==> design.v <==
module SatTruncFP
  #(
    parameter	NB_XI  	= 20,
    parameter	NBF_XI	= 12,
    parameter	NB_XO	= 8,
    parameter	NBF_XO	= 6
    )
   (
    input [(NB_XI)-1:0]  i_data,
    output [(NB_XO)-1:0] o_data
    );
   localparam	NBI_XI	=	NB_XI	-	NBF_XI;
   localparam	NBI_XO	=	NB_XO	-	NBF_XO;
   wire [NB_XO-1:0] 	 aux_Sat;
   wire [NBF_XO-1:0] 	 aux_trunc;
   wire 		 condicion;
   wire [NB_XO-1:0] 	 resultado1;
   wire [NB_XO-1:0] 	 resultado2;
	generate
	   if (NBF_XI >= NBF_XO)
	     begin
		assign	aux_trunc = i_data[(NBF_XI-1):(NBF_XI - NBF_XO)];
	     end
	   else
	     begin
		assign	aux_trunc = {i_data[NBF_XI-1:0],{(NBF_XO - NBF_XI){1'b0}}};
	     end
	   if (NBI_XI > NBI_XO)
	     begin
		assign	condicion		=	(i_data[(NB_XI-2)-:(NBI_XI-NBI_XO)] == {(NBI_XI-NBI_XO){i_data[NB_XI-1]}});
		assign	resultado1		=	{i_data[(NB_XI-1)],{(NB_XO-1){~i_data[(NB_XI-1)]}}};
		assign	resultado2		=	{i_data[(NB_XI-1)],i_data[NBF_XI +:NBI_XO-1],aux_trunc};
		assign	aux_Sat			=	condicion	?	resultado2	:	resultado1;
	     end
	   else
	     begin
		if (NBI_XO == NBI_XI)
                  assign  aux_Sat = {i_data[(NB_XI-1)-:NBI_XI],aux_trunc};
		else
		  assign  aux_Sat	= {{(NBI_XO - NBI_XI){i_data[NB_XI-1]}},i_data[(NB_XI-1)-:NBI_XI],aux_trunc};
	     end
	endgenerate
   assign	o_data=aux_Sat;
endmodule
module filtro_fir
  #(
    parameter WW_INPUT  = 8,
    parameter WW_OUTPUT = 8
    ) 
   (
    input 			  clk,
    input 			  i_en,
    input 			  i_srst,
    input signed [ WW_INPUT-1:0]  i_data,
    output signed [WW_OUTPUT-1:0] o_data
    );
  localparam WW_COEFF = 8;
   reg  signed [WW_INPUT           -1:0] register [14:1];
   wire signed [         WW_COEFF  -1:0] coeff    [14:0];
   wire signed [WW_INPUT+WW_COEFF  -1:0] prod     [14:0];
   wire signed [WW_INPUT+WW_COEFF+1-1:0] sum      [8:1]; 
   wire signed [WW_INPUT+WW_COEFF+2-1:0] sum1     [4:1]; 
   wire signed [WW_INPUT+WW_COEFF+3-1:0] sum2     [2:1]; 
   wire signed [WW_INPUT+WW_COEFF+4-1:0] sum3; 
   reg signed [WW_INPUT+WW_COEFF   -1:0] prod_d   [14:0];
   reg signed [WW_INPUT+WW_COEFF+4 -1:0] sum3_d;
   reg signed [WW_INPUT+WW_COEFF+1 -1:0] sum_d    [8:1];
    assign coeff[ 0] = 8'hFF;
    assign coeff[ 1] = 8'hFF;
    assign coeff[ 2] = 8'hFF;
    assign coeff[ 3] = 8'h00;
    assign coeff[ 4] = 8'h03;
    assign coeff[ 5] = 8'h08;
    assign coeff[ 6] = 8'h0D;
    assign coeff[ 7] = 8'h10;
    assign coeff[ 8] = 8'h0D;
    assign coeff[ 9] = 8'h08;
    assign coeff[10] = 8'h03;
    assign coeff[11] = 8'h00;
    assign coeff[12] = 8'hFF;
    assign coeff[13] = 8'hFF;
    assign coeff[14] = 8'hFF;
  always @(posedge clk) begin
    if (i_srst == 1'b1) begin
      register[ 1] <= {WW_INPUT{1'b0}};
      register[ 2] <= {WW_INPUT{1'b0}};
      register[ 3] <= {WW_INPUT{1'b0}};
      register[ 4] <= {WW_INPUT{1'b0}};
      register[ 5] <= {WW_INPUT{1'b0}};
      register[ 6] <= {WW_INPUT{1'b0}};
      register[ 7] <= {WW_INPUT{1'b0}};
      register[ 8] <= {WW_INPUT{1'b0}};
      register[ 9] <= {WW_INPUT{1'b0}};
      register[10] <= {WW_INPUT{1'b0}};
      register[11] <= {WW_INPUT{1'b0}};
      register[12] <= {WW_INPUT{1'b0}};
      register[13] <= {WW_INPUT{1'b0}};
      register[14] <= {WW_INPUT{1'b0}};
    end else begin
      if (i_en == 1'b1) begin
        register[ 1] <= i_data;
        register[ 2] <= register[ 1];
        register[ 3] <= register[ 2];
        register[ 4] <= register[ 3];
        register[ 5] <= register[ 4];
        register[ 6] <= register[ 5];
        register[ 7] <= register[ 6];
        register[ 8] <= register[ 7];
        register[ 9] <= register[ 8];
        register[10] <= register[ 9];
        register[11] <= register[10];
        register[12] <= register[11];
        register[13] <= register[12];
	    register[14] <= register[13];
      end
    end
  end
  assign prod[ 0] = coeff[ 0] * i_data;
  assign prod[ 1] = coeff[ 1] * register[ 1];
  assign prod[ 2] = coeff[ 2] * register[ 2];
  assign prod[ 3] = coeff[ 3] * register[ 3];
  assign prod[ 4] = coeff[ 4] * register[ 4];
  assign prod[ 5] = coeff[ 5] * register[ 5];
  assign prod[ 6] = coeff[ 6] * register[ 6];
  assign prod[ 7] = coeff[ 7] * register[ 7];
  assign prod[ 8] = coeff[ 8] * register[ 8];
  assign prod[ 9] = coeff[ 9] * register[ 9];
  assign prod[10] = coeff[10] * register[10];
  assign prod[11] = coeff[11] * register[11];
  assign prod[12] = coeff[12] * register[12];
  assign prod[13] = coeff[13] * register[13];
  assign prod[14] = coeff[14] * register[14];
  always@(posedge clk) begin
    prod_d[ 0] <= prod[ 0];
    prod_d[ 1] <= prod[ 1];
    prod_d[ 2] <= prod[ 2];
    prod_d[ 3] <= prod[ 3];
    prod_d[ 4] <= prod[ 4];
    prod_d[ 5] <= prod[ 5];
    prod_d[ 6] <= prod[ 6];
    prod_d[ 7] <= prod[ 7];
    prod_d[ 8] <= prod[ 8];
    prod_d[ 9] <= prod[ 9];
    prod_d[10] <= prod[10];
    prod_d[11] <= prod[11];
    prod_d[12] <= prod[12];
    prod_d[13] <= prod[13];
    prod_d[14] <= prod[14];
  end
  assign sum[ 1] = prod_d[ 0] + prod_d[ 1]; 
  assign sum[ 2] = prod_d[ 2] + prod_d[ 3];
  assign sum[ 3] = prod_d[ 4] + prod_d[ 5];
  assign sum[ 4] = prod_d[ 6] + prod_d[ 7];
  assign sum[ 5] = prod_d[08] + prod_d[ 9];
  assign sum[ 6] = prod_d[10] + prod_d[11];
  assign sum[ 7] = prod_d[12] + prod_d[13];
  assign sum[ 8] = {prod_d[14][WW_INPUT+WW_COEFF-1],prod_d[14]};
  always@(posedge clk) begin
    sum_d[1] <= sum[1];
    sum_d[2] <= sum[2];
    sum_d[3] <= sum[3];
    sum_d[4] <= sum[4];
    sum_d[5] <= sum[5];
    sum_d[6] <= sum[6];
    sum_d[7] <= sum[7];
    sum_d[8] <= sum[8];
  end
  assign sum1[ 1] = sum_d[ 1] + sum_d[ 2]; 
  assign sum1[ 2] = sum_d[ 3] + sum_d[ 4];
  assign sum1[ 3] = sum_d[ 5] + sum_d[ 6];
  assign sum1[ 4] = sum_d[ 7] + sum_d[ 8];
  assign sum2[ 1] = sum1[ 1] + sum1[ 2]; 
  assign sum2[ 2] = sum1[ 3] + sum1[ 4];
  assign sum3 = sum2[ 1] + sum2[ 2]; 
  always@(posedge clk)
    sum3_d <= sum3;
  SatTruncFP
	inst_SatTruncFP_dataB
	(
	  .i_data(	sum3_d	),
	  .o_data(	o_data	)
	);
endmodule
==> run.sh <==
#!/bin/bash
# the make line also repeats each setting of config.mk as NAME=value (left out here)
make -C /OpenROAD-flow-scripts/flow DESIGN_CONFIG=/design/flow/config.mk WORK_HOME=/design/flow/orfs CLKGATE_MAP_FILE= finish
==> config.mk <==
export PLATFORM = sky130hd
export DESIGN_NAME = filtro_fir
export DESIGN_NICKNAME = filtro_fir
export VERILOG_FILES = /design/flow/design.v
export SDC_FILE = /design/flow/constraint.sdc
export NUM_CORES = 4
export LEC_CHECK = 0
export ABC_AREA = 1
export CAP_MARGIN = 20
export CORE_ASPECT_RATIO = 1.86
export CORE_MARGIN = 2
export CORE_UTILIZATION = 72
export CTS_CLUSTER_DIAMETER = 60
export CTS_CLUSTER_SIZE = 29
export PLACE_DENSITY_LB_ADDON = 0.21
export SETUP_SLACK_MARGIN = 1.02
export SLEW_MARGIN = 20
==> constraint.sdc <==
create_clock -name core_clock -period 3.92 [get_ports {clk}]
set_input_delay 0.7840 -clock core_clock [delete_from_list [all_inputs] [get_ports {clk}]]
set_output_delay 0.7840 -clock core_clock [all_outputs]
set_load 0.01 [all_outputs]
==> results of run 1 <==
[routing by layer]
metal  GRT usage  share of wire  vias up  wire length (um)
met4       0.151          0.056        0              2320
li1            -              -     6646                 -
met2       0.588           0.57      249             23700
met3      0.0215          0.023      112               964
met5           0              0        -                 0
met1       0.301           0.35     6420             14500
[area by class of cell]
type | instances | share of cell area
tap | 336 | 0.0198
inverter | 411 | 0.0730
timing repair buffer | 41 | 0.0171
multi-input combinational | 1251 | 0.476
sequential | 411 | 0.389
clock buffer | 19 | 0.0224
clock inverter | 4 | 0.00312
[what timing repair did]
item | CTS | global route
hold buffers | 0 | 0
setup endpoints to repair | 22 | 28
gates resized | 49 | 65
pin swaps | 34 | 37
buffers inserted | 10 | 8
[stage by stage]
step                hold WS (ns)   util
finish                     0.330  0.794
global route               0.335  0.794
CTS                        0.333  0.785
detailed placement         0.312  0.758
global placement           0.310  0.758
floorplan                  0.310      -
==> reports/results.ini, run 1 <==
[run_status]
outcome=complete, no violations

[final_timing]
period_used_share=0.946
relSlewSlack=0.499
tightest_slew_ns=0.752
finalSetupTns_ns=0
hold_viol_final=0
fmax_ghz=0.270
rsz0062_at_grt=yes
worst_slack_ns=0.213
min_period_ns=3.71
fin_worst_skew_ns=0.0206
drv_slew=0
setup_viol=0

[cts]
htreeDepth=1
cts.clk_slew.worst_paths_ns=0.10
clock_sinks=411
cts_tree=done
worstSkewPairLatency_ns=0.54
cts_inserted_buffers=19
cts_root_buf=clkbuf_16
clockBufferDepth=3

[synth]
adder_share=0.229
topCombFamilyByArea=adder cells
synth-simple-area-share=0.121
syn_nets=2412
async_reset_ff_frac=0
syn_area_per_cell_sq_um=9.22
synth_dominant_cell_count=dfxtp_1
aoi_share=0.0908
ys_area_sq_mm=0.0195
ys_seq_frac=0.422
netlist_top_cells_count=dfxtp_1 (411), inv_1 (405), nand2_1 (346)
synthFlopType=dfxtp_1
ys_warn_count=4
area_leaders=dfxtp_1 (42%), fa_1 (12%), ha_1 (10%)
synthMuxAreaShare=0
edf_count=0
ys.flops=411
synthCells=2117
synth.top_cell.area_share=0.422
synth.distinct_cells=40
xor_area_frac=0.0494
yosysTopAreaCell=dfxtp_1
yosysCellCount=2117
syn_area_sq_mm=0.0195

[setup_path]
crit_chain=inv_2 -> fa_2 -> inv_4 -> fa_1 -> fa_1 -> inv_1 -> fa_1 -> inv_2 -> ha_4 -> nand2_2 -> inv_1 -> nand3_2 -> nor2_2 -> nand4_1 -> nand3_1 -> nand2_1 -> nand2_1
cp_slowest_cell=fa_2
critPathMaxFanout=5
critPathBufInv=5
critical-path-max-stage-delay_ns=0.59
endpoint=sum3_d[19]$_DFF_P_
start_kind=flop
reg2reg_depth=17
r2r-end=sum3_d[19]$_DFF_P_
cp.arrival_ns=4.17
reg2reg_slack_ns=0.21
cpLargestDelayFamily=adder cells
startpoint=sum_d[5][15]$_DFF_P_
path_class=reg -> reg
endpoint_kind=flop
crit_cells=17
required_ns=4.39
r2r_start=sum_d[5][15]$_DFF_P_
crit_top_cell=fa_1

[run]
maxCapViolCount=0
stage_log_warnings=35

[cells_and_area]
syn2layout_area_growth_pct=8.89
final_nets=2430
logic_area_sq_mm=0.0101
design_area_sq_mm=0.0212
stdcell_count=2473
final-seq-area_sq_mm=0.00826
num-fill-cells=1782

[worst_hold_path]
min_from=prod_d[2][8]$_DFF_P_
hold_path.class=reg -> reg
min_to=sum_d[2][8]$_DFF_P_
hold_depth=0

[floorplanning]
die_area_sq_mm=0.0285
core_util_floorplan=0.729
die_h_um=229
die_w_um=125
core_sq_mm=0.0268
placementRows=82
io_pins=19

[routing]
drc_errors=0
final_antenna_net_count=0
diodes=0
wire_per_inst_um=16.8
drt_first_pass_iters=6
drt_iter0_drc=635
wl_um=41500
via_per_inst=5.43
routed-via-count=13400

[placement]
place_hpwl_um=32800
place_area_sq_mm=0.0203
dp_slack_ns=0.151
placedCellCount=2432
port_buffers=18
routabilityCongestion=0.914

[global_routing]
grt.overflow.total=0
grt_pass1_vias=14200
track_usage=0.295
grt_max_degree=113
antenna_found_initial=0
grt_pass1_wl_um=67700

==> run 2, diff against run 1 <==
ABC_AREA = unset   (was 1)
CORE_ASPECT_RATIO = unset   (was 1.86)
CTS_CLUSTER_DIAMETER = unset   (was 60)
CTS_CLUSTER_SIZE = 46   (was 29)
PLACE_DENSITY_LB_ADDON = 0.29   (was 0.21)
SETUP_SLACK_MARGIN = 0.99   (was 1.02)
clock period = 3.82 ns   (was 3.92 ns; I/O delays follow)
==> reports/results.ini, run 2 <==
[cts]
worstSkewPairLatency_ns=0.54  ; about the same
clockBufferDepth=3  ; unchanged
cts_inserted_buffers=42  ; +23
clock_sinks=411  ; unchanged
cts.clk_slew.worst_paths_ns=0.07  ; -0.03 ns
cts_hold_buf=0  ; unchanged
cts_tree=done
htreeDepth=2  ; +1
cts_root_buf=clkbuf_16

[synth]
area_leaders=dfxtp_1 (43%), fa_1 (13%), ha_1 (11%)
ys_seq_frac=0.434  ; +0.0128
topCombFamilyByArea=adder cells
synth-simple-area-share=0.0676  ; -0.0533
syn_area_per_cell_sq_um=10.4  ; +13%
adder_share=0.236  ; +0.00695
synthCells=1818  ; -14%
ys.flops=411  ; unchanged
syn_area_sq_mm=0.0189  ; -2.9%
synthFlopType=dfxtp_1
yosysTopAreaCell=dfxtp_1
ys_area_sq_mm=0.0189  ; -2.9%
netlist_top_cells_count=dfxtp_1 (411), inv_1 (337), nor2_1 (166)
synth.top_cell.area_share=0.434  ; +0.0128
ys_warn_count=4  ; unchanged
aoi_share=0.0712  ; -0.0196
xor_area_frac=0.0564  ; +0.00705
syn_nets=2113  ; -12%
yosysCellCount=1818  ; -14%
synth.distinct_cells=52  ; +30%
synth_dominant_cell_count=dfxtp_1
edf_count=0  ; unchanged
synthMuxAreaShare=0.0603  ; +0.0603
async_reset_ff_frac=0  ; unchanged

[setup_path]
cpLargestDelayFamily=adder cells
critical-path-max-stage-delay_ns=0.57  ; -0.02 ns
critPathMaxFanout=3  ; -2
crit_cells=16  ; -1
path_class=reg -> reg
crit_top_cell=fa_1
reg2reg_slack_ns=-0.61  ; -0.82 ns
cp.arrival_ns=4.86  ; +0.69 ns
critPathBufInv=4  ; -1
endpoint=sum3_d[18]$_DFF_P_
crit_chain=inv_1 -> fa_1 -> inv_1 -> fa_1 -> fa_1 -> inv_1 -> fa_1 -> inv_2 -> ha_4 -> a21oi_4 -> o2111ai_2 -> a31oi_2 -> o41ai_4 -> o21ai_2 -> or4b_4 -> o311ai_1
start_kind=flop
reg2reg_depth=16  ; -1
cp_slowest_cell=fa_1
required_ns=4.25  ; -0.14 ns
r2r_start=sum_d[4][8]$_DFF_P_
startpoint=sum_d[4][8]$_DFF_P_
r2r-end=sum3_d[18]$_DFF_P_
endpoint_kind=flop

[global_routing]
antenna_found_initial=1  ; +1
grt.overflow.total=0  ; unchanged
grt_pass1_vias=13400  ; -5.8%
grt_max_degree=84  ; -26%
track_usage=0.303  ; +0.00815
grt_pass1_wl_um=67100  ; -0.94%

[floorplanning]
core_util_floorplan=0.731  ; +0.00217
die_w_um=166  ; +33%
placementRows=59  ; -28%
die_h_um=166  ; -27%
io_pins=19  ; unchanged
core_sq_mm=0.0259  ; -3.2%
die_area_sq_mm=0.0276  ; -3.1%

[placement]
place_hpwl_um=27600  ; -16%
routabilityCongestion=0.850  ; -7.0%
place_area_sq_mm=0.0198  ; -2.4%
port_buffers=18  ; unchanged
placedCellCount=2163  ; -11%

[worst_hold_path]
hold_path.class=reg -> reg
min_from=prod_d[14][4]$_DFF_P_
min_to=sum_d[8][4]$_DFF_P_
hold_depth=0  ; unchanged

[routing]
routed-via-count=12500  ; -6.7%
diodes=0  ; unchanged
drt_first_pass_iters=5  ; -1
final_antenna_net_count=0  ; unchanged
wl_um=42100  ; +1.6%
via_per_inst=5.53  ; +1.8%
drc_errors=0  ; unchanged
wire_per_inst_um=18.6  ; +11%
drt_iter0_drc=699  ; +10%

[cells_and_area]
stdcell_count=2265  ; -8.4%
final_nets=2192  ; -9.8%
design_area_sq_mm=0.0219  ; +3.1%
syn2layout_area_growth_pct=15.7

[final_timing]
rsz0062_at_grt=yes
worst_slack_ns=-0.611  ; -0.824 ns
whs_ns=0.325  ; -0.00540 ns
fin_worst_skew_ns=0.0136  ; -0.00707 ns
drv_slew=0  ; unchanged
relSlewSlack=0.397  ; -0.102
setup_viol=14  ; +14
tightest_slew_ns=0.904  ; +0.152 ns
min_period_ns=4.43  ; +0.724 ns
hold_viol_final=0  ; unchanged
period_used_share=1.16  ; +0.214
fmax_ghz=0.226  ; -16%

[run_status]
failed_checks=setup timing
outcome=complete, but fails checks

[run]
maxCapViolCount=0  ; unchanged
stage_log_warnings=33  ; -5.7%

[run 2: metrics by stage]
step / TNS (ns) / setup slack [ns] / utilization
2_1_floorplan: -0.545 / -0.230 / -
3_3_place_gp: -1.46 / -0.345 / 0.764
3_5_place_dp: -3.75 / -0.564 / 0.764
4_1_cts: -4.16 / -0.476 / 0.834
5_1_grt: -7.78 / -0.762 / 0.846
6_report: -5.36 / -0.611 / 0.846
[run 2: layout make-up]
cell class / instances / area [sq um]
clock buffers: 56 / 1210
clock inverters: 21 / 314
fillers: 1237 / 4000
inverters: 337 / 1260
multi-input cells: 1032 / 9800
flip-flops and latches: 411 / 8260
well taps: 335 / 419
repair buffers: 73 / 646
[run 2: what timing repair did]
action / CTS / global route
gates resized: 82 / 51
cloned: 0 / 0
endpoints found under the setup margin: 29 / 28
pin swaps: 26 / 27
setup buffers: 16 / 9
[run 2: per-layer routing]
metal | vias up | wire, um | global-route usage
met5 | - | 11 | 0
met4 | 2 | 1860 | 0.123
met1 | 6152 | 16900 | 0.362
li1 | 5933 | - | -
met3 | 128 | 1570 | 0.0415
met2 | 307 | 21800 | 0.553
==> run 3, diff against run 2 <==
ABC_AREA = 1   (was unset)
CELL_PAD_IN_SITES_GLOBAL_PLACEMENT = 0   (was unset)
CORE_ASPECT_RATIO = 1.35   (was unset)
CORE_UTILIZATION = 58   (was 72)
CTS_CLUSTER_SIZE = unset   (was 46)
GPL_ROUTABILITY_DRIVEN = 1   (was unset)
HOLD_SLACK_MARGIN = -0.08   (was unset)
MIN_ROUTING_LAYER = met1   (was unset)
PLACE_DENSITY_LB_ADDON = unset   (was 0.29)
SETUP_SLACK_MARGIN = -0.21   (was 0.99)
TNS_END_PERCENT = 5   (was unset)
clock period = 2.98 ns   (was 3.82 ns; I/O delays follow)
==> reports/results.ini, run 3 <==
[synth]
syn_area_sq_mm=0.0195  ; +3.0%
topCombFamilyByArea=adder cells
synthCells=2117  ; +16%
ys_warn_count=4  ; unchanged
synth.distinct_cells=40  ; -23%
synth.top_cell.area_share=0.422  ; -0.0128
syn_area_per_cell_sq_um=9.22  ; -12%
aoi_share=0.0908  ; +0.0196
netlist_top_cells_count=dfxtp_1 (411), inv_1 (405), nand2_1 (346)
xor_area_frac=0.0494  ; -0.00705
adder_share=0.229  ; -0.00695
yosysCellCount=2117  ; +16%
edf_count=0  ; unchanged
ys_seq_frac=0.422  ; -0.0128
ys_area_sq_mm=0.0195  ; +3.0%
synth_dominant_cell_count=dfxtp_1
ys.flops=411  ; unchanged
synth-simple-area-share=0.121  ; +0.0533
syn_nets=2412  ; +14%
async_reset_ff_frac=0  ; unchanged
area_leaders=dfxtp_1 (42%), fa_1 (12%), ha_1 (10%)
synthMuxAreaShare=0  ; -0.0603
yosysTopAreaCell=dfxtp_1
synthFlopType=dfxtp_1

[setup_path]
critPathMaxFanout=5  ; +2
start_kind=flop
path_class=reg -> reg
cp.arrival_ns=4.06  ; -0.80 ns
endpoint=sum3_d[15]$_DFF_P_
reg2reg_depth=15  ; -1
crit_top_cell=fa_1
cpLargestDelayFamily=adder cells
crit_chain=inv_2 -> fa_2 -> inv_4 -> fa_1 -> fa_1 -> inv_1 -> fa_1 -> inv_2 -> ha_4 -> a21oi_2 -> o21a_1 -> buf_4 -> o21a_1 -> nand2_1 -> xor2_1
required_ns=3.39  ; -0.86 ns
r2r_start=sum_d[6][10]$_DFF_P_
crit_cells=15  ; -1
endpoint_kind=flop
startpoint=sum_d[6][10]$_DFF_P_
critical-path-max-stage-delay_ns=0.55  ; -0.02 ns
critPathBufInv=5  ; +1
cp_slowest_cell=fa_2
r2r-end=sum3_d[15]$_DFF_P_
reg2reg_slack_ns=-0.67  ; -0.06 ns

[routing]
drt_first_pass_iters=5  ; unchanged
drc_errors=0  ; unchanged
drt_iter0_drc=569  ; -19%
via_per_inst=4.97  ; -10%
wl_um=40500  ; -3.8%
final_antenna_net_count=0  ; unchanged
wire_per_inst_um=15.3  ; -18%
routed-via-count=13200  ; +5.4%
diodes=0  ; unchanged

[cts]
cts_inserted_buffers=40  ; -4.8%
clockBufferDepth=3  ; unchanged
worstSkewPairLatency_ns=0.53  ; about the same
cts_hold_buf=0  ; unchanged
cts_root_buf=clkbuf_16
cts_tree=done
cts.clk_slew.worst_paths_ns=0.06  ; about the same
clock_sinks=411  ; unchanged
htreeDepth=2  ; unchanged

[floorplanning]
die_h_um=217  ; +31%
io_pins=19  ; unchanged
core_sq_mm=0.0334  ; +29%
core_util_floorplan=0.585  ; -0.146
die_w_um=162  ; -2.6%
placementRows=78  ; +32%
die_area_sq_mm=0.0351  ; +27%

[final_timing]
finalSetupTns_ns=-8.28  ; -2.92 ns
tightest_slew_ns=0.741  ; -0.163 ns
period_used_share=1.23  ; +0.0657
fmax_ghz=0.274  ; +21%
drv_slew=0  ; unchanged
whs_ns=0.325  ; +0.000592 ns
hold_viol_final=0  ; unchanged
fin_worst_skew_ns=0.0179  ; +0.00432 ns
min_period_ns=3.65  ; -0.779 ns
worst_slack_ns=-0.672  ; -0.0615 ns
setup_viol=14  ; unchanged
relSlewSlack=0.501  ; +0.104
rsz0062_at_grt=yes

[run]
maxCapViolCount=0  ; unchanged
stage_log_warnings=37  ; +12%

[global_routing]
antenna_found_initial=1  ; unchanged
grt_max_degree=135  ; +61%
grt_pass1_vias=13400  ; -0.022%
track_usage=0.240  ; -0.0638
grt.overflow.total=0  ; unchanged
grt_pass1_wl_um=66800  ; -0.41%

[worst_hold_path]
hold_path.class=reg -> reg
min_from=prod_d[8][2]$_DFF_P_
hold_depth=0  ; unchanged
min_to=sum_d[5][2]$_DFF_P_

[cells_and_area]
stdcell_count=2654  ; +17%
syn2layout_area_growth_pct=14.3
final_nets=2480  ; +13%

[run_status]
outcome=complete, but fails checks
failed_checks=setup timing

[placement]
placedCellCount=2580  ; +19%
place_hpwl_um=31500  ; +14%
routabilityCongestion=0.862  ; +1.5%
dp_slack_ns=-0.712  ; -0.147 ns
port_buffers=18  ; unchanged

## run 3: what timing repair did
action | CTS | global route
pin swaps | 19 | 9
cloned | 0 | 0
resized | 21 | 8
endpoints found under the setup margin | 14 | 14
setup buffers | 1 | 2
## run 3: per-stage QoR
step	instance area, sq um	util
floorplan	19800	-
global placement	20800	0.622
detailed placement	20800	0.622
CTS	22300	0.667
global route	22300	0.668
finish	22300	0.668
## run 3: final cells by class
cell class / instances / area (sq um)
fillers: 2808 / 11100
clock inverters: 18 / 318
well taps: 440 / 551
repair buffers: 70 / 616
clock buffers: 53 / 1130
flip-flops and latches: 411 / 8230
inverters: 411 / 1550
multi-input cells: 1251 / 9910
## run 3: routing by layer
metal  up-vias  global-route usage  wire, um
met5         -                   0        13
met4         2              0.0938      1520
met3        85              0.0341      1190
met2       160               0.427     20500
met1      6173               0.292     17300
li1       6777                   -         -
==> run 4, diff against run 3 <==
ABC_AREA = unset   (was 1)
CELL_PAD_IN_SITES_GLOBAL_PLACEMENT = unset   (was 0)
CORE_ASPECT_RATIO = unset   (was 1.35)
CORE_UTILIZATION = 70   (was 58)
CTS_CLUSTER_SIZE = 27   (was unset)
GPL_ROUTABILITY_DRIVEN = unset   (was 1)
HOLD_SLACK_MARGIN = unset   (was -0.08)
MIN_ROUTING_LAYER = unset   (was met1)
SETUP_SLACK_MARGIN = unset   (was -0.21)
TNS_END_PERCENT = unset   (was 5)
clock period = 3.65 ns   (was 2.98 ns; I/O delays follow)
==> reports/results.ini, run 4 <==
[setup_path]
reg2reg_depth=16  ; +1
cp.arrival_ns=4.76  ; +0.70 ns
critical-path-max-stage-delay_ns=0.56  ; about the same
start_kind=flop
r2r-end=sum3_d[18]$_DFF_P_
crit_chain=inv_1 -> fa_1 -> inv_1 -> fa_1 -> fa_1 -> inv_1 -> fa_1 -> inv_2 -> ha_4 -> a21oi_4 -> o2111ai_2 -> a31oi_4 -> o41ai_4 -> o21ai_2 -> or4b_4 -> o311ai_1
startpoint=sum_d[1][9]$_DFF_P_
required_ns=4.09  ; +0.70 ns
path_class=reg -> reg
cpLargestDelayFamily=adder cells
reg2reg_slack_ns=-0.67  ; about the same
endpoint=sum3_d[18]$_DFF_P_
critPathMaxFanout=3  ; -2
cp_slowest_cell=fa_1
crit_top_cell=fa_1
r2r_start=sum_d[1][9]$_DFF_P_
crit_cells=16  ; +1
critPathBufInv=4  ; -1
endpoint_kind=flop

[floorplanning]
die_w_um=168  ; +4.1%
core_util_floorplan=0.709  ; +0.124
io_pins=19  ; unchanged
die_h_um=168  ; -22%
placementRows=60  ; -23%
die_area_sq_mm=0.0284  ; -19%
core_sq_mm=0.0267  ; -20%

[routing]
via_per_inst=5.25  ; +5.5%
drt_first_pass_iters=4  ; -1
drt_iter0_drc=519  ; -8.8%
wire_per_inst_um=16.6  ; +8.4%
final_antenna_net_count=0  ; unchanged
wl_um=37400  ; -7.8%
drc_errors=0  ; unchanged
routed-via-count=11800  ; -10%
diodes=0  ; unchanged

[synth]
syn_nets=2113  ; -12%
synth.top_cell.area_share=0.434  ; +0.0128
edf_count=0  ; unchanged
synthCells=1818  ; -14%
synthFlopType=dfxtp_1
synth_dominant_cell_count=dfxtp_1
netlist_top_cells_count=dfxtp_1 (411), inv_1 (337), nor2_1 (166)
async_reset_ff_frac=0  ; unchanged
yosysTopAreaCell=dfxtp_1
adder_share=0.236  ; +0.00695
ys_area_sq_mm=0.0189  ; -2.9%
area_leaders=dfxtp_1 (43%), fa_1 (13%), ha_1 (11%)
aoi_share=0.0712  ; -0.0196
syn_area_sq_mm=0.0189  ; -2.9%
xor_area_frac=0.0564  ; +0.00705
synth-simple-area-share=0.0676  ; -0.0533
ys_seq_frac=0.434  ; +0.0128
yosysCellCount=1818  ; -14%
synth.distinct_cells=52  ; +30%
syn_area_per_cell_sq_um=10.4  ; +13%
synthMuxAreaShare=0.0603  ; +0.0603
ys.flops=411  ; unchanged
ys_warn_count=4  ; unchanged
topCombFamilyByArea=adder cells

[global_routing]
grt_pass1_vias=12200  ; -8.5%
grt.overflow.total=0  ; unchanged
antenna_found_initial=0  ; -1
grt_pass1_wl_um=60600  ; -9.3%
track_usage=0.271  ; +0.0313
grt_max_degree=77  ; -43%

[cts]
cts_root_buf=clkbuf_16
clockBufferDepth=3  ; unchanged
cts_tree=done
worstSkewPairLatency_ns=0.55  ; +0.02 ns
cts_hold_buf=0  ; unchanged
htreeDepth=2  ; unchanged
clock_sinks=411  ; unchanged
cts.clk_slew.worst_paths_ns=0.06  ; about the same
cts_inserted_buffers=43  ; +7.5%

[final_timing]
tightest_slew_ns=0.863  ; +0.122 ns
hold_viol_final=0  ; unchanged
drv_slew=0  ; unchanged
min_period_ns=4.32  ; +0.667 ns
worst_slack_ns=-0.669  ; +0.00300 ns
finalSetupTns_ns=-5.34  ; +2.94 ns
period_used_share=1.18  ; -0.0422
fmax_ghz=0.232  ; -15%
fin_worst_skew_ns=0.0149  ; -0.00297 ns
relSlewSlack=0.425  ; -0.0759
rsz0062_at_grt=yes
setup_viol=13  ; -1

[cells_and_area]
num-fill-cells=1688  ; -40%
final_nets=2181  ; -12%
syn2layout_area_growth_pct=13.3
stdcell_count=2258  ; -15%
logic_area_sq_mm=0.00960  ; -3.1%
final-seq-area_sq_mm=0.00824  ; about the same

[placement]
routabilityCongestion=0.851  ; -1.4%
port_buffers=18  ; unchanged
placedCellCount=2173  ; -16%
place_hpwl_um=27200  ; -14%

[run]
maxCapViolCount=0  ; unchanged
stage_log_warnings=35  ; -5.4%

[worst_hold_path]
min_to=sum_d[2][7]$_DFF_P_
hold_depth=0  ; unchanged
hold_path.class=reg -> reg
min_from=prod_d[2][7]$_DFF_P_

[run_status]
failed_checks=setup timing
outcome=complete, but fails checks

## run 4: cell type report
type                    count  area share
multi-input cells        1032       0.447
flip-flops and latches    411       0.384
inverters                 337      0.0589
clock buffers              61      0.0566
repair buffers             61      0.0247
well taps                 341      0.0199
clock inverters            15     0.00886
## run 4: per-stage QoR
stage	util	hold slack (ns)	area, sq um	setup slack, ns
6_report	0.803	0.322	21500	-0.669
5_1_grt	0.803	0.331	21500	-0.822
4_1_cts	0.800	0.326	21400	-0.530
3_5_place_dp	0.742	0.312	19800	-0.706
3_3_place_gp	0.742	0.310	19800	-0.598
2_1_floorplan	-	0.310	19100	-0.400
## run 4: timing repair
action / 4_1_cts / 5_1_grt
resized: 33 / 17
setup endpoints to repair: 13 / 14
setup buffers: 7 / 3
pin swaps: 31 / 10
## run 4: layer usage
layer  global-route usage  share of wire  wire, um  vias up
met5                    0              0         0        -
met4               0.0866          0.032      1190        0
met3               0.0463          0.032      1190       89
met2                0.469           0.49     18300      160
met1                0.349           0.45     16700     5675
li1                     -              -         -     5920
==> run 5, diff against run 4 <==
ABC_AREA = 1   (was unset)
CELL_PAD_IN_SITES_GLOBAL_PLACEMENT = 0   (was unset)
CORE_ASPECT_RATIO = 0.92   (was unset)
CORE_UTILIZATION = 72   (was 70)
CTS_CLUSTER_DIAMETER = 376   (was unset)
CTS_CLUSTER_SIZE = 15   (was 27)
GPL_ROUTABILITY_DRIVEN = 0   (was unset)
HOLD_SLACK_MARGIN = 0.29   (was unset)
MIN_ROUTING_LAYER = met1   (was unset)
PLACE_DENSITY_LB_ADDON = 0.04   (was unset)
SETUP_SLACK_MARGIN = 0.61   (was unset)
SLEW_MARGIN = 10   (was 20)
TNS_END_PERCENT = 55   (was unset)
clock period = 2.71 ns   (was 3.65 ns; I/O delays follow)
==> reports/results.ini, run 5 <==
[run_status]
outcome=complete, but fails checks
failed_checks=setup timing

[placement]
placedCellCount=2491  ; +15%
place_hpwl_um=31700  ; +17%
port_buffers=18  ; unchanged

[synth]
adder_share=0.229  ; -0.00695
synth-simple-area-share=0.121  ; +0.0533
ys.flops=411  ; unchanged
syn_area_sq_mm=0.0195  ; +3.0%
synthFlopType=dfxtp_1
async_reset_ff_frac=0  ; unchanged
ys_warn_count=4  ; unchanged
topCombFamilyByArea=adder cells
edf_count=0  ; unchanged
yosysTopAreaCell=dfxtp_1
ys_area_sq_mm=0.0195  ; +3.0%
ys_seq_frac=0.422  ; -0.0128
syn_area_per_cell_sq_um=9.22  ; -12%
xor_area_frac=0.0494  ; -0.00705
synth_dominant_cell_count=dfxtp_1
synth.distinct_cells=40  ; -23%
syn_nets=2412  ; +14%
yosysCellCount=2117  ; +16%
area_leaders=dfxtp_1 (42%), fa_1 (12%), ha_1 (10%)
synth.top_cell.area_share=0.422  ; -0.0128
synthCells=2117  ; +16%
netlist_top_cells_count=dfxtp_1 (411), inv_1 (405), nand2_1 (346)
aoi_share=0.0908  ; +0.0196
synthMuxAreaShare=0  ; -0.0603

[final_timing]
relSlewSlack=0.593  ; +0.168
fmax_ghz=0.262  ; +13%
tightest_slew_ns=0.611  ; -0.251 ns
whs_ns=0.326  ; +0.00366 ns
setup_viol=14  ; +1
hold_viol_final=0  ; unchanged
period_used_share=1.41  ; +0.225
min_period_ns=3.82  ; -0.502 ns
worst_slack_ns=-1.11  ; -0.438 ns
fin_worst_skew_ns=0.0115  ; -0.00337 ns
drv_slew=0  ; unchanged
rsz0062_at_grt=yes
finalSetupTns_ns=-12.93  ; -7.59 ns

[floorplanning]
die_w_um=176  ; +4.2%
core_sq_mm=0.0265  ; -0.73%
core_util_floorplan=0.736  ; +0.0269
io_pins=19  ; unchanged
placementRows=57  ; -5.0%
die_h_um=162  ; -3.9%
die_area_sq_mm=0.0284  ; +0.17%

[cts]
worstSkewPairLatency_ns=0.57  ; +0.02 ns
htreeDepth=1  ; -1
clock_sinks=411  ; unchanged
cts_root_buf=clkbuf_16
cts_inserted_buffers=31  ; -28%
cts_tree=done
cts_hold_buf=0  ; unchanged
clockBufferDepth=3  ; unchanged
cts.clk_slew.worst_paths_ns=0.08  ; +0.02 ns

[setup_path]
start_kind=flop
crit_top_cell=fa_1
critPathBufInv=5  ; +1
reg2reg_depth=17  ; +1
cp_slowest_cell=fa_1
reg2reg_slack_ns=-1.11  ; -0.44 ns
required_ns=3.22  ; -0.87 ns
critPathMaxFanout=4  ; +1
path_class=reg -> reg
startpoint=sum_d[1][14]$_DFF_P_
endpoint_kind=flop
r2r_start=sum_d[1][14]$_DFF_P_
cp.arrival_ns=4.33  ; -0.43 ns
crit_cells=17  ; +1
r2r-end=sum3_d[19]$_DFF_P_
critical-path-max-stage-delay_ns=0.61  ; +0.05 ns
crit_chain=inv_1 -> fa_1 -> inv_1 -> fa_1 -> fa_1 -> inv_2 -> fa_1 -> inv_2 -> ha_4 -> nand2_4 -> inv_2 -> nand3_4 -> nor2_2 -> nand4_1 -> nand3_1 -> nand2_1 -> nand2_1
endpoint=sum3_d[19]$_DFF_P_
cpLargestDelayFamily=adder cells

[worst_hold_path]
hold_path.class=reg -> reg
hold_depth=0  ; unchanged
min_from=prod_d[2][10]$_DFF_P_
min_to=sum_d[2][10]$_DFF_P_

[global_routing]
grt_pass1_vias=14200  ; +16%
antenna_found_initial=0  ; unchanged
grt_pass1_wl_um=70300  ; +16%
grt_max_degree=135  ; +75%
grt.overflow.total=0  ; unchanged
track_usage=0.311  ; +0.0404

[cells_and_area]
final_nets=2484  ; +14%
stdcell_count=2544  ; +13%
final_core_util=0.848  ; +0.0451
syn2layout_area_growth_pct=15.3

[routing]
wl_um=45200  ; +21%
final_antenna_net_count=0  ; unchanged
wire_per_inst_um=17.8  ; +7.2%
drt_first_pass_iters=5  ; +1
diodes=0  ; unchanged
routed-via-count=14100  ; +19%
drc_errors=0  ; unchanged
drt_iter0_drc=981  ; +89%
via_per_inst=5.55  ; +5.7%

[run]
maxCapViolCount=0  ; unchanged
stage_log_warnings=35  ; unchanged

[run 5: area by class of cell]
type | instances | area [sq um]
Multi-Input combinational cell | 1251 | 10700
Clock inverter | 2 | 20.0
Inverter | 411 | 1550
Clock buffer | 32 | 779
Tap cell | 354 | 443
Timing Repair Buffer | 83 | 744
Sequential cell | 411 | 8300
Fill cell | 1422 | 4020
[run 5: repair_timing]
item | in CTS | in global routing
gates resized | 180 | 106
pin swaps | 89 | 99
setup endpoints to repair | 39 | 43
buffers inserted | 10 | 9
[run 5: metrics by stage]
| step | worst slack (ns) | cell area (sq um) |
|---|---|---|
| final | -1.11 | 22500 |
| after global placement | -0.889 | 20700 |
| after global routing | -1.20 | 22500 |
| after detailed placement | -0.984 | 20700 |
| after CTS | -0.940 | 22100 |
| after floorplan | -0.714 | 19900 |
[run 5: routing by layer]
metal  part of all wire  global-route usage
met1               0.42               0.398
met2               0.50               0.557
met3              0.047              0.0400
met4              0.036              0.0902
met5                  0                   0
==> run 6, diff against run 5 <==
ABC_AREA = unset   (was 1)
CELL_PAD_IN_SITES_GLOBAL_PLACEMENT = unset   (was 0)
CORE_ASPECT_RATIO = unset   (was 0.92)
CORE_UTILIZATION = 40   (was 72)
CTS_CLUSTER_DIAMETER = unset   (was 376)
CTS_CLUSTER_SIZE = unset   (was 15)
GPL_ROUTABILITY_DRIVEN = unset   (was 0)
HOLD_SLACK_MARGIN = unset   (was 0.29)
MIN_ROUTING_LAYER = unset   (was met1)
PLACE_DENSITY_LB_ADDON = unset   (was 0.04)
SETUP_SLACK_MARGIN = unset   (was 0.61)
SLEW_MARGIN = 20   (was 10)
TNS_END_PERCENT = unset   (was 55)
clock period = 5.81 ns   (was 2.71 ns; I/O delays follow)
==> reports/results.ini, run 6 <==
[floorplanning]
core_sq_mm=0.0467  ; +76%
die_area_sq_mm=0.0491  ; +73%
die_h_um=222  ; +37%
io_pins=19  ; unchanged
placementRows=79  ; +39%
die_w_um=222  ; +26%
core_util_floorplan=0.406  ; -0.330

[cts]
cts_repair_resize_count=0  ; -100%
cts_root_buf=clkbuf_16
cts_hold_buf=0  ; unchanged
worstSkewPairLatency_ns=0.56  ; about the same
htreeDepth=2  ; +1
clock_sinks=411  ; unchanged
cts_tree=done
post_cts_buffers=0  ; -10
cts.clk_slew.worst_paths_ns=0.06  ; -0.02 ns
clockBufferDepth=3  ; unchanged
cts_inserted_buffers=43  ; +39%

[synth]
edf_count=0  ; unchanged
synth-simple-area-share=0.0676  ; -0.0533
xor_area_frac=0.0564  ; +0.00705
synthCells=1818  ; -14%
ys_seq_frac=0.434  ; +0.0128
syn_area_per_cell_sq_um=10.4  ; +13%
netlist_top_cells_count=dfxtp_1 (411), inv_1 (337), nor2_1 (166)
synth_dominant_cell_count=dfxtp_1
syn_area_sq_mm=0.0189  ; -2.9%
ys_warn_count=4  ; unchanged
adder_share=0.236  ; +0.00695
syn_nets=2113  ; -12%
synthMuxAreaShare=0.0603  ; +0.0603
async_reset_ff_frac=0  ; unchanged
yosysTopAreaCell=dfxtp_1
ys_area_sq_mm=0.0189  ; -2.9%
area_leaders=dfxtp_1 (43%), fa_1 (13%), ha_1 (11%)
synth.distinct_cells=52  ; +30%
aoi_share=0.0712  ; -0.0196
synthFlopType=dfxtp_1
synth.top_cell.area_share=0.434  ; +0.0128
ys.flops=411  ; unchanged
topCombFamilyByArea=adder cells
yosysCellCount=1818  ; -14%

[setup_path]
reg2reg_slack_ns=1.0  ; +2.10 ns
cp.arrival_ns=5.27  ; +0.94 ns
critPathMaxFanout=5  ; +1
startpoint=sum_d[3][15]$_DFF_P_
cpLargestDelayFamily=adder cells
path_class=reg -> reg
cp_slowest_cell=or4b_2
reg2reg_depth=16  ; -1
r2r-end=sum3_d[18]$_DFF_P_
crit_cells=16  ; -1
critPathBufInv=4  ; -1
crit_chain=inv_1 -> fa_1 -> inv_1 -> fa_1 -> fa_1 -> inv_1 -> fa_1 -> inv_1 -> ha_1 -> o21ai_0 -> nand2b_1 -> a31oi_1 -> o41ai_2 -> o21ai_1 -> or4b_2 -> o311ai_1
critical-path-max-stage-delay_ns=0.60  ; about the same
required_ns=6.26  ; +3.04 ns
endpoint=sum3_d[18]$_DFF_P_
r2r_start=sum_d[3][15]$_DFF_P_
start_kind=flop
endpoint_kind=flop

[global_routing]
grt.overflow.total=0  ; unchanged
grt_pass1_wl_um=58200  ; -17%
antenna_found_initial=1  ; +1
grt_max_degree=87  ; -36%
grt_pass1_vias=11500  ; -19%
track_usage=0.147  ; -0.165

[cells_and_area]
final_core_util=0.457  ; -0.391
num-fill-cells=4338  ; +210%
final_nets=2140  ; -14%
syn2layout_area_growth_pct=12.6
stdcell_count=2484  ; -2.4%

[final_timing]
setup_viol=0  ; -14
min_period_ns=4.81  ; +0.997 ns
hold_viol_final=0  ; unchanged
worst_slack_ns=0.996  ; +2.10 ns
drv_slew=0  ; unchanged
fmax_ghz=0.208  ; -21%
relSlewSlack=0.259  ; -0.334
fin_worst_skew_ns=0.0166  ; +0.00502 ns
rsz0062_at_grt=no
period_used_share=0.829  ; -0.580
tightest_slew_ns=1.11  ; +0.500 ns
finalSetupTns_ns=0  ; +12.93 ns

[placement]
placedCellCount=2407  ; -3.4%
port_buffers=18  ; unchanged
routabilityCongestion=0.810
place_hpwl_um=26900  ; -15%
dp_slack_ns=1.03  ; +2.02 ns

[routing]
drc_errors=0  ; unchanged
wl_um=34900  ; -23%
routed-via-count=11400  ; -19%
wire_per_inst_um=14.1  ; -21%
topRoutingLayerUsed=met4
drt_iter0_drc=478  ; -51%
drt_first_pass_iters=16  ; +11
wirelength_met1_um=17500  ; -7.2%
route.met2.wl_um=15600  ; -31%
wl_met3_um=999  ; -53%
final_antenna_net_count=0  ; unchanged
via_per_inst=4.58  ; -17%
diodes=0  ; unchanged

[worst_hold_path]
min_from=prod_d[14][4]$_DFF_P_
hold_path.class=reg -> reg
hold_depth=0  ; unchanged
min_to=sum_d[8][4]$_DFF_P_

[run]
maxCapViolCount=0  ; unchanged
stage_log_warnings=30  ; -14%

[run_status]
outcome=complete, no violations

-- run 6: per-layer routing --
layer  GRT usage  vias to the layer above
met2       0.237                      122
li1            -                     5837
met3      0.0201                       55
met1       0.201                     5355
met4      0.0523                        0
met5           0                        -
-- run 6: cell type report --
type,instances,area (sq um),share of cell area
Multi-Input combinational cell,1032,9300,0.436
Sequential cell,411,8230,0.386
Inverter,337,1260,0.0593
Clock buffer,57,1230,0.0576
Tap cell,607,759,0.0356
Clock inverter,20,345,0.0162
Timing Repair Buffer,20,194,0.00910
-- run 6: stage by stage --
stage	cell area, sq um	hold slack, ns
after floorplan	18900	0.310
after global placement	19700	0.312
after detailed placement	19700	0.312
after CTS	21300	0.326
after global routing	21300	0.327
final	21300	0.323
==> run 7, diff against run 6 <==
ABC_AREA = 1   (was unset)
CORE_UTILIZATION = 72   (was 40)
CTS_CLUSTER_DIAMETER = 199   (was unset)
CTS_CLUSTER_SIZE = 14   (was unset)
PLACE_DENSITY_LB_ADDON = 0.19   (was unset)
SETUP_SLACK_MARGIN = -0.09   (was unset)
clock period = 3.12 ns   (was 5.81 ns; I/O delays follow)
==> reports/results.ini, run 7 <==
[run]
stage_log_warnings=33  ; +10%
maxCapViolCount=0  ; unchanged

[setup_path]
critPathBufInv=4  ; unchanged
critical-path-max-stage-delay_ns=0.55  ; -0.05 ns
endpoint_kind=flop
required_ns=3.55  ; -2.71 ns
cp_slowest_cell=fa_2
cp.arrival_ns=4.10  ; -1.17 ns
r2r-end=sum3_d[16]$_DFF_P_
start_kind=flop
cpLargestDelayFamily=adder cells
crit_chain=inv_4 -> fa_2 -> inv_4 -> fa_1 -> fa_1 -> inv_1 -> fa_1 -> inv_2 -> ha_4 -> a21o_1 -> a21oi_2 -> o21a_1 -> nand2_1 -> nand2_1 -> nand2_1
critPathMaxFanout=5  ; unchanged
path_class=reg -> reg
r2r_start=sum_d[6][10]$_DFF_P_
endpoint=sum3_d[16]$_DFF_P_
crit_cells=15  ; -1
reg2reg_slack_ns=-0.56  ; -1.55 ns
startpoint=sum_d[6][10]$_DFF_P_
reg2reg_depth=15  ; -1

[floorplanning]
io_pins=19  ; unchanged
core_util_floorplan=0.728  ; +0.322
die_h_um=169  ; -24%
core_sq_mm=0.0268  ; -43%
die_area_sq_mm=0.0284  ; -42%
die_w_um=169  ; -24%
placementRows=60  ; -24%

[final_timing]
hold_viol_final=0  ; unchanged
tightest_slew_ns=0.646  ; -0.465 ns
min_period_ns=3.68  ; -1.14 ns
period_used_share=1.18  ; +0.350
drv_slew=0  ; unchanged
relSlewSlack=0.564  ; +0.306
setup_viol=14  ; +14
whs_ns=0.317  ; -0.00645 ns
fin_worst_skew_ns=0.0158  ; -0.000728 ns
worst_slack_ns=-0.557  ; -1.55 ns
fmax_ghz=0.272  ; +31%
rsz0062_at_grt=yes

[global_routing]
grt.overflow.total=0  ; unchanged
grt_max_degree=88  ; +1.1%
grt_pass1_vias=14000  ; +22%
antenna_found_initial=1  ; unchanged
grt_pass1_wl_um=69000  ; +18%
track_usage=0.307  ; +0.160

[synth]
ys.flops=411  ; unchanged
ys_area_sq_mm=0.0195  ; +3.0%
ys_seq_frac=0.422  ; -0.0128
edf_count=0  ; unchanged
synthFlopType=dfxtp_1
synth-simple-area-share=0.121  ; +0.0533
synth.distinct_cells=40  ; -23%
aoi_share=0.0908  ; +0.0196
yosysCellCount=2117  ; +16%
syn_area_per_cell_sq_um=9.22  ; -12%
adder_share=0.229  ; -0.00695
syn_nets=2412  ; +14%
area_leaders=dfxtp_1 (42%), fa_1 (12%), ha_1 (10%)
synth.top_cell.area_share=0.422  ; -0.0128
async_reset_ff_frac=0  ; unchanged
synth_dominant_cell_count=dfxtp_1
syn_area_sq_mm=0.0195  ; +3.0%
synthCells=2117  ; +16%
xor_area_frac=0.0494  ; -0.00705
synthMuxAreaShare=0  ; -0.0603
yosysTopAreaCell=dfxtp_1
ys_warn_count=4  ; unchanged
netlist_top_cells_count=dfxtp_1 (411), inv_1 (405), nand2_1 (346)
topCombFamilyByArea=adder cells

[cts]
cts_inserted_buffers=35  ; -19%
cts_hold_buf=0  ; unchanged
clock_sinks=411  ; unchanged
clockBufferDepth=3  ; unchanged
cts_tree=done
htreeDepth=2  ; unchanged
worstSkewPairLatency_ns=0.53  ; -0.03 ns
cts.clk_slew.worst_paths_ns=0.07  ; about the same
cts_root_buf=clkbuf_16

[routing]
drt_iter0_drc=774  ; +62%
wire_per_inst_um=16.9  ; +20%
routed-via-count=13600  ; +20%
via_per_inst=5.42  ; +18%
final_antenna_net_count=0  ; unchanged
drc_errors=0  ; unchanged
drt_first_pass_iters=5  ; -11
wl_um=42400  ; +21%

[worst_hold_path]
min_to=sum_d[8][3]$_DFF_P_
hold_depth=0  ; unchanged
min_from=prod_d[14][3]$_DFF_P_
hold_path.class=reg -> reg

[placement]
place_area_sq_mm=0.0205  ; +3.9%
place_hpwl_um=30900  ; +15%
port_buffers=18  ; unchanged
routabilityCongestion=0.874  ; +7.9%
placedCellCount=2464  ; +2.4%

[run_status]
failed_checks=setup timing
outcome=complete, but fails checks

[cells_and_area]
syn2layout_area_growth_pct=11.2
stdcell_count=2508  ; +0.97%
final_core_util=0.810  ; +0.353
final_nets=2459  ; +15%
design_area_sq_mm=0.0217  ; +1.8%

[run 7: layout make-up]
| class | count | area (sq um) |
|---|---|---|
| diodes | 1 | 2.50 |
| multi-input cells | 1251 | 10000 |
| repair buffers | 54 | 494 |
| flip-flops and latches | 411 | 8250 |
| inverters | 411 | 1550 |
| clock inverters | 2 | 31.3 |
| well taps | 341 | 427 |
| fillers | 1625 | 5090 |
| clock buffers | 37 | 926 |
[run 7: metal layers]
metal / global-route usage / vias up / wire [um]
met4: 0.130 / 2 / 1780
li1: - / 6708 / -
met5: 0 / - / 12
met1: 0.372 / 6459 / 17200
met2: 0.539 / 318 / 21100
met3: 0.0589 / 103 / 2260
[run 7: timing repair]
action,in CTS,in global routing
setup buffers,1,3
setup endpoints to repair,14,14
resized,26,53
pin swaps,14,38
[run 7: stage by stage]
step | setup TNS [ns] | setup slack [ns]
after floorplan | -3.05 | -0.304
after global placement | -5.71 | -0.486
after detailed placement | -6.20 | -0.512
after CTS | -6.35 | -0.523
after global routing | -8.60 | -0.710
final | -6.83 | -0.557
==> run 8, diff against run 7 <==
CELL_PAD_IN_SITES_GLOBAL_PLACEMENT = 0   (was unset)
CTS_CLUSTER_DIAMETER = 29   (was 199)
CTS_CLUSTER_SIZE = 15   (was 14)
GPL_ROUTABILITY_DRIVEN = 0   (was unset)
HOLD_SLACK_MARGIN = 0.29   (was unset)
MIN_ROUTING_LAYER = met1   (was unset)
PLACE_DENSITY_LB_ADDON = 0.04   (was 0.19)
SETUP_SLACK_MARGIN = 1.16   (was -0.09)
SLEW_MARGIN = 10   (was 20)
clock period = 3.93 ns   (was 3.12 ns; I/O delays follow)
==> reports/results.ini, run 8 <==
[cells_and_area]
syn2layout_area_growth_pct=20.4
final_nets=2483  ; +0.98%
stdcell_count=2587  ; +3.1%

[cts]
clockBufferDepth=3  ; unchanged
cts_hold_buf=0  ; unchanged
cts_inserted_buffers=73  ; +110%
cts_root_buf=clkbuf_16
cts_tree=done
cts.clk_slew.worst_paths_ns=0.05  ; -0.02 ns
htreeDepth=3  ; +1
worstSkewPairLatency_ns=0.58  ; +0.05 ns
clock_sinks=411  ; unchanged

[synth]
aoi_share=0.0908  ; unchanged
async_reset_ff_frac=0  ; unchanged
synthFlopType=dfxtp_1
synthMuxAreaShare=0  ; unchanged
yosysTopAreaCell=dfxtp_1
area_leaders=dfxtp_1 (42%), fa_1 (12%), ha_1 (10%)
ys.flops=411  ; unchanged
synth.top_cell.area_share=0.422  ; unchanged
topCombFamilyByArea=adder cells
yosysCellCount=2117  ; unchanged
synth.distinct_cells=40  ; unchanged
syn_nets=2412  ; unchanged
ys_warn_count=4  ; unchanged
netlist_top_cells_count=dfxtp_1 (411), inv_1 (405), nand2_1 (346)
syn_area_per_cell_sq_um=9.22  ; unchanged
ys_seq_frac=0.422  ; unchanged
xor_area_frac=0.0494  ; unchanged
synth-simple-area-share=0.121  ; unchanged
ys_area_sq_mm=0.0195  ; unchanged
edf_count=0  ; unchanged
syn_area_sq_mm=0.0195  ; unchanged
adder_share=0.229  ; unchanged
synthCells=2117  ; unchanged
synth_dominant_cell_count=dfxtp_1

[setup_path]
crit_chain=inv_1 -> fa_2 -> inv_2 -> fa_1 -> fa_1 -> inv_1 -> fa_1 -> inv_2 -> ha_4 -> nand2_4 -> inv_1 -> a21oi_4 -> o21a_1 -> nand2_1 -> nand2_1 -> nand2_1
startpoint=sum_d[1][10]$_DFF_P_
cpLargestDelayFamily=adder cells
start_kind=flop
endpoint_kind=flop
cp_slowest_cell=fa_2
r2r_start=sum_d[1][10]$_DFF_P_
required_ns=4.38  ; +0.83 ns
reg2reg_slack_ns=0.07  ; +0.63 ns
r2r-end=sum3_d[16]$_DFF_P_
critical-path-max-stage-delay_ns=0.60  ; +0.05 ns
critPathBufInv=5  ; +1
crit_cells=16  ; +1
reg2reg_depth=16  ; +1
cp.arrival_ns=4.31  ; +0.21 ns
critPathMaxFanout=5  ; unchanged
endpoint=sum3_d[16]$_DFF_P_
path_class=reg -> reg

[floorplanning]
die_w_um=169  ; unchanged
placementRows=60  ; unchanged
die_h_um=169  ; unchanged
core_util_floorplan=0.728  ; unchanged
io_pins=19  ; unchanged
core_sq_mm=0.0268  ; unchanged
die_area_sq_mm=0.0284  ; unchanged

[global_routing]
grt_pass1_vias=15400  ; +9.4%
grt_max_degree=91  ; +3.4%
grt_pass1_wl_um=76500  ; +11%
grt.overflow.total=0  ; unchanged
antenna_found_initial=0  ; -1
track_usage=0.343  ; +0.0357

[placement]
place_hpwl_um=30000  ; -3.1%
port_buffers=18  ; unchanged
placedCellCount=2436  ; -1.1%

[final_timing]
setup_viol=0  ; -14
drv_slew=0  ; unchanged
fmax_ghz=0.259  ; -4.7%
relSlewSlack=0.370  ; -0.194
tightest_slew_ns=0.945  ; +0.298 ns
whs_ns=0.303  ; -0.0136 ns
rsz0062_at_grt=yes
period_used_share=0.982  ; -0.196
min_period_ns=3.86  ; +0.183 ns
hold_viol_final=0  ; unchanged
fin_worst_skew_ns=0.0265  ; +0.0106 ns

[routing]
drt_first_pass_iters=7  ; +2
drc_errors=0  ; unchanged
wire_per_inst_um=19.0  ; +13%
routed-via-count=14600  ; +7.5%
drt_iter0_drc=972  ; +26%
via_per_inst=5.65  ; +4.2%
diodes=0  ; -1
final_antenna_net_count=0  ; unchanged
wl_um=49300  ; +16%

[run_status]
outcome=complete, no violations

[run]
stage_log_warnings=33  ; unchanged
maxCapViolCount=0  ; unchanged

[worst_hold_path]
hold_depth=0  ; unchanged
min_to=sum_d[4][0]$_DFF_P_
hold_path.class=reg -> reg
min_from=prod_d[6][0]$_DFF_P_

==> run 8: area by class of cell <==
cell class	instances	area (sq um)
tap	341	427
multi-input combinational	1251	10300
clock inverter	50	701
fill	1208	3310
timing repair buffer	40	367
sequential	411	8260
inverter	411	1550
clock buffer	83	1900
==> run 8: per-stage QoR <==
stage	worst slack, ns	cell area [sq um]	TNS [ns]	util
after floorplan	0.506	19800	0	-
after global placement	0.243	20300	0	0.757
after detailed placement	0.217	20300	0	0.757
after CTS	0.191	23200	0	0.864
after global routing	-0.0357	23500	-0.0559	0.877
final	0.0699	23500	0	0.877
==> run 8: layer usage <==
| layer | track usage | wire length [um] |
|---|---|---|
| met3 | 0.0608 | 3020 |
| met2 | 0.606 | 24700 |
| met4 | 0.184 | 2530 |
| met5 | 0 | 0 |
| met1 | 0.398 | 19000 |
==> run 8: repair_timing <==
item | CTS | global route
setup endpoints to repair | 24 | 28
setup buffers | 13 | 5
pin swaps | 43 | 38
gates resized | 75 | 84
==> run 9, diff against run 8 <==
ABC_AREA = unset   (was 1)
CELL_PAD_IN_SITES_GLOBAL_PLACEMENT = unset   (was 0)
CORE_UTILIZATION = 12   (was 72)
CTS_CLUSTER_DIAMETER = unset   (was 29)
CTS_CLUSTER_SIZE = unset   (was 15)
GPL_ROUTABILITY_DRIVEN = unset   (was 0)
HOLD_SLACK_MARGIN = unset   (was 0.29)
MIN_ROUTING_LAYER = unset   (was met1)
PLACE_DENSITY_LB_ADDON = unset   (was 0.04)
SETUP_SLACK_MARGIN = unset   (was 1.16)
SLEW_MARGIN = 20   (was 10)
clock period = 5.85 ns   (was 3.93 ns; I/O delays follow)
==> reports/results.ini, run 9 <==
[run_status]
outcome=complete, no violations

[cts]
htreeDepth=2  ; -1
cts_hold_buf=0  ; unchanged
clock_sinks=411  ; unchanged
post_cts_buffers=0  ; -13
worstSkewPairLatency_ns=0.55  ; -0.03 ns
cts_root_buf=clkbuf_16
cts.clk_slew.worst_paths_ns=0.06  ; about the same
cts_inserted_buffers=44  ; -40%
cts_repair_resize_count=0  ; -100%
cts_tree=done
clockBufferDepth=3  ; unchanged

[synth]
yosysCellCount=1818  ; -14%
netlist_top_cells_count=dfxtp_1 (411), inv_1 (337), nor2_1 (166)
syn_area_per_cell_sq_um=10.4  ; +13%
syn_nets=2113  ; -12%
xor_area_frac=0.0564  ; +0.00705
synth_dominant_cell_count=dfxtp_1
edf_count=0  ; unchanged
aoi_share=0.0712  ; -0.0196
ys_warn_count=4  ; unchanged
synth-simple-area-share=0.0676  ; -0.0533
yosysTopAreaCell=dfxtp_1
synthCells=1818  ; -14%
ys_seq_frac=0.434  ; +0.0128
ys_area_sq_mm=0.0189  ; -2.9%
async_reset_ff_frac=0  ; unchanged
adder_share=0.236  ; +0.00695
synthFlopType=dfxtp_1
synthMuxAreaShare=0.0603  ; +0.0603
area_leaders=dfxtp_1 (43%), fa_1 (13%), ha_1 (11%)
synth.top_cell.area_share=0.434  ; +0.0128
syn_area_sq_mm=0.0189  ; -2.9%
topCombFamilyByArea=adder cells
ys.flops=411  ; unchanged
synth.distinct_cells=52  ; +30%

[placement]
port_buffers=18  ; unchanged
dp_slack_ns=1.09  ; +0.873 ns
place_hpwl_um=28300  ; -5.4%
routabilityCongestion=0.803

[routing]
routed-via-count=11300  ; -22%
final_antenna_net_count=0  ; unchanged
drt_first_pass_iters=4  ; -3
wl_um=36300  ; -26%
drc_errors=0  ; unchanged
diodes=0  ; unchanged
wire_per_inst_um=9.22  ; -52%
drt_iter0_drc=390  ; -60%
via_per_inst=2.88  ; -49%

[floorplanning]
placementRows=145  ; +140%
io_pins=19  ; unchanged
die_area_sq_mm=0.161  ; +470%
die_w_um=401  ; +140%
core_sq_mm=0.156  ; +480%
core_util_floorplan=0.121  ; -0.607
die_h_um=401  ; +140%

[setup_path]
reg2reg_slack_ns=1.11  ; +1.04 ns
required_ns=6.30  ; +1.92 ns
cp_slowest_cell=fa_1
start_kind=flop
cpLargestDelayFamily=adder cells
crit_chain=inv_1 -> fa_1 -> inv_1 -> fa_1 -> fa_1 -> inv_1 -> fa_1 -> inv_1 -> ha_1 -> o211ai_1 -> a22oi_1 -> nand2_1 -> o41ai_2 -> o21ai_1 -> nor2b_1 -> o311ai_1
path_class=reg -> reg
crit_cells=16  ; unchanged
critPathMaxFanout=4  ; -1
endpoint=sum3_d[18]$_DFF_P_
critPathBufInv=4  ; -1
r2r-end=sum3_d[18]$_DFF_P_
startpoint=sum_d[1][7]$_DFF_P_
reg2reg_depth=16  ; unchanged
critical-path-max-stage-delay_ns=0.54  ; -0.06 ns
endpoint_kind=flop
cp.arrival_ns=5.19  ; +0.88 ns
r2r_start=sum_d[1][7]$_DFF_P_

[final_timing]
min_period_ns=4.74  ; +0.876 ns
fin_worst_skew_ns=0.0122  ; -0.0143 ns
whs_ns=0.324  ; +0.0206 ns
rsz0062_at_grt=no
relSlewSlack=0.501  ; +0.131
worst_slack_ns=1.11  ; +1.04 ns
fmax_ghz=0.211  ; -18%
tightest_slew_ns=0.748  ; -0.196 ns
finalSetupTns_ns=0  ; unchanged
drv_slew=0  ; unchanged
period_used_share=0.810  ; -0.173
setup_viol=0  ; unchanged
hold_viol_final=0  ; unchanged

[run]
stage_log_warnings=30  ; -9.1%
maxCapViolCount=0  ; unchanged

[global_routing]
grt_pass1_wl_um=59400  ; -22%
antenna_found_initial=4  ; +4
grt_max_degree=68  ; -25%
grt.overflow.total=0  ; unchanged
track_usage=0.0451  ; -0.298
grt_pass1_vias=11400  ; -26%

[cells_and_area]
final-seq-area_sq_mm=0.00823  ; -0.35%
syn2layout_area_growth_pct=22.0
final_nets=2142  ; -14%
logic_area_sq_mm=0.00930  ; -9.6%
num-fill-cells=17500  ; +1400%

[worst_hold_path]
min_to=sum_d[6][7]$_DFF_P_
hold_path.class=reg -> reg
hold_depth=0  ; unchanged
min_from=prod_d[10][7]$_DFF_P_

[run 9: layout make-up]
type                            count  area share
Clock buffer                       57      0.0529
Clock inverter                     23      0.0136
Inverter                          337      0.0547
Multi-Input combinational cell   1032       0.403
Sequential cell                   411       0.356
Tap cell                         2058       0.111
Timing Repair Buffer               21     0.00872
[run 9: stage by stage]
step,instances,area (sq um),utilization
global placement,3859,21600,0.138
floorplan,1818,18900,-
detailed placement,3859,21600,0.138
CTS,3939,23100,0.148
global route,3939,23100,0.148
finish,3939,23100,0.148
[run 9: layer usage]
layer | up-vias | wire length [um] | global-route usage
met5 | - | 11 | 0
met4 | 2 | 941 | 0.0155
met3 | 59 | 1200 | 0.00669
met2 | 113 | 16400 | 0.0738
met1 | 5306 | 17800 | 0.0602
li1 | 5850 | - | -
